// mdc
module mdc (clk, rst_n, start, A, B, out, done);
input clk, rst_n, start;
input [7:0] A, B;
output reg [7:0] out;
output reg done;
reg [1:0] state;
reg [7:0] A_aux, B_aux;
localparam IDLE = 2'b00;
localparam SUBTRACT = 2'b01;
localparam FINISHED = 2'b10;
always @(posedge clk or negedge rst_n) begin
    if (!rst_n) begin
        state <= IDLE;
        out <= 0;
        done <= 0;
    end else begin
        done <= 0;
        case (state)
            IDLE: begin
                state <= IDLE;
                if (start) begin
                    state <= SUBTRACT;
                    A_aux <= A;
                    B_aux <= B;
                end
            end
            SUBTRACT: begin
                state <= SUBTRACT;
                if (A_aux > B_aux)
                    A_aux <= A_aux - B_aux;
                else if (B_aux > A_aux)
                    B_aux <= B_aux - A_aux;
                else
                    state <= FINISHED;
            end
            FINISHED: begin
                state <= IDLE;
                done <= 1;
                out <= A_aux;
            end
            default: state <= IDLE;
        endcase
    end
end
endmodule
Size in the first run: roughly 250 cells after synthesis, ~28 flip-flops, about 28 I/O pins, about 1900 sq um of cells after synthesis.
==> flow/config.mk <==
export PLATFORM = sky130hd
export DESIGN_NAME = mdc
export DESIGN_NICKNAME = mdc
export VERILOG_FILES = /design/flow/design.v
export SDC_FILE = /design/flow/constraint.sdc
export NUM_CORES = 4
export LEC_CHECK = 0
export ABC_AREA = 1
export CAP_MARGIN = 40
export CORE_MARGIN = 2
export CORE_UTILIZATION = 72
export CTS_BUF_LIST = sky130_fd_sc_hd__clkbuf_16
export CTS_CLUSTER_SIZE = 15
export GPL_TIMING_DRIVEN = 1
export HOLD_SLACK_MARGIN = 0.24
export PLACE_DENSITY = 0.82
export SETUP_SLACK_MARGIN = -0.13
export SLEW_MARGIN = 20
==> flow/constraint.sdc <==
create_clock -name core_clock -period 2.07 [get_ports {clk}]
set_input_delay 0.4140 -clock core_clock [delete_from_list [all_inputs] [get_ports {clk}]]
set_output_delay 0.4140 -clock core_clock [all_outputs]
set_load 0.01 [all_outputs]
run.sh (not shown) runs the stock make flow with config.mk's settings and CLKGATE_MAP_FILE=.
The first run never finished: it broke off in 5_1_grt.
Then changed:
==> flow/config.mk (replaced) <==
export PLATFORM = sky130hd
export DESIGN_NAME = mdc
export DESIGN_NICKNAME = mdc
export VERILOG_FILES = /design/flow/design.v
export SDC_FILE = /design/flow/constraint.sdc
export NUM_CORES = 4
export LEC_CHECK = 0
export CAP_MARGIN = 40
export CORE_MARGIN = 2
export CORE_UTILIZATION = 68
export CTS_BUF_LIST = sky130_fd_sc_hd__clkbuf_16
export SLEW_MARGIN = 20
==> flow/constraint.sdc (replaced) <==
create_clock -name core_clock -period 2.12 [get_ports {clk}]
set_input_delay 0.4240 -clock core_clock [delete_from_list [all_inputs] [get_ports {clk}]]
set_output_delay 0.4240 -clock core_clock [all_outputs]
set_load 0.01 [all_outputs]
=> The changed run ended with an error in 4_1_cts on DPL-0038; area after synthesis increases by 4.8%; die area came out higher by 10%; synthesized cell count falls by 17%.
Then changed:
==> flow/constraint.sdc (replaced) <==
create_clock -name core_clock -period 2.16 [get_ports {clk}]
set_input_delay 0.4320 -clock core_clock [delete_from_list [all_inputs] [get_ports {clk}]]
set_output_delay 0.4320 -clock core_clock [all_outputs]
set_load 0.01 [all_outputs]
The new run ended with an error in 5_1_grt with DPL-0038.
Die area does not change.
Synthesized area does not change.
Synthesized cell count stays the same.
Then changed:
--- a/flow/config.mk
+++ b/flow/config.mk
@@ -7,3 +7,4 @@
 export LEC_CHECK = 0
-export CAP_MARGIN = 40
+export ABC_AREA = 1
+export CAP_MARGIN = 20
 export CORE_MARGIN = 2
==> flow/constraint.sdc (replaced) <==
create_clock -name core_clock -period 1.99 [get_ports {clk}]
set_input_delay 0.3980 -clock core_clock [delete_from_list [all_inputs] [get_ports {clk}]]
set_output_delay 0.3980 -clock core_clock [all_outputs]
set_load 0.01 [all_outputs]
=> The new run ended with an error in 5_1_grt. Die size drops by a few percent. Area after synthesis shrinks by a few percent. Synthesized cell count increases by about a fifth.


Starting RTL as in the previous note.
// mdc
module mdc (clk, rst_n, start, A, B, out, done);
input clk, rst_n, start;
input [7:0] A, B;
output reg [7:0] out;
output reg done;
reg [1:0] state;
reg [7:0] A_aux, B_aux;
localparam IDLE = 2'b00;
localparam SUBTRACT = 2'b01;
localparam FINISHED = 2'b10;
always @(posedge clk or negedge rst_n) begin
    if (!rst_n) begin
        state <= IDLE;
        out <= 0;
        done <= 0;
    end else begin
        done <= 0;
        case (state)
            IDLE: begin
                state <= IDLE;
                if (start) begin
                    state <= SUBTRACT;
                    A_aux <= A;
                    B_aux <= B;
                end
            end
            SUBTRACT: begin
                state <= SUBTRACT;
                if (A_aux > B_aux)
                    A_aux <= A_aux - B_aux;
                else if (B_aux > A_aux)
                    B_aux <= B_aux - A_aux;
                else
                    state <= FINISHED;
            end
            FINISHED: begin
                state <= IDLE;
                done <= 1;
                out <= A_aux;
            end
            default: state <= IDLE;
  ...
export LEC_CHECK = 0
export CAP_MARGIN = 40
export CELL_PAD_IN_SITES_GLOBAL_PLACEMENT = 2
export CORE_ASPECT_RATIO = 0.71
export CORE_MARGIN = 2
export CORE_UTILIZATION = 49
export CTS_BUF_LIST = sky130_fd_sc_hd__clkbuf_16
export CTS_CLUSTER_SIZE = 89
export GPL_ROUTABILITY_DRIVEN = 0
export GPL_TIMING_DRIVEN = 0
export HOLD_SLACK_MARGIN = 0.02
export PLACE_DENSITY = 0.84
export SETUP_SLACK_MARGIN = -0.13
export SLEW_MARGIN = 20
create_clock -name core_clock -period 1.58 [get_ports {clk}]
The baseline stopped in 3_3_place_gp on GPL-0301.
Edit:
- CELL_PAD_IN_SITES_GLOBAL_PLACEMENT: 2 -> default
- CORE_ASPECT_RATIO: 0.71 -> default
- CORE_UTILIZATION: 49 -> 68
- CTS_CLUSTER_SIZE: 89 -> default
- GPL_ROUTABILITY_DRIVEN: 0 -> default
- GPL_TIMING_DRIVEN: 0 -> default
- HOLD_SLACK_MARGIN: 0.02 -> default
- PLACE_DENSITY: 0.84 -> default
- SETUP_SLACK_MARGIN: -0.13 -> default
- clock period: 1.58 -> 2.21 ns (I/O delays scaled with it)
This time the run aborted during 5_1_grt with GRT-0232.
Synthesized area stays the same.
Synthesized cell count does not change.
Die size falls by a quarter to a third.
Edit:
- clock period: 2.21 -> 2.15 ns (I/O delays scaled with it)
=>
- The new run failed in 5_1_grt (DPL-0038)
- die size is unchanged
- synthesized area does not change
- synthesized cell count stays the same
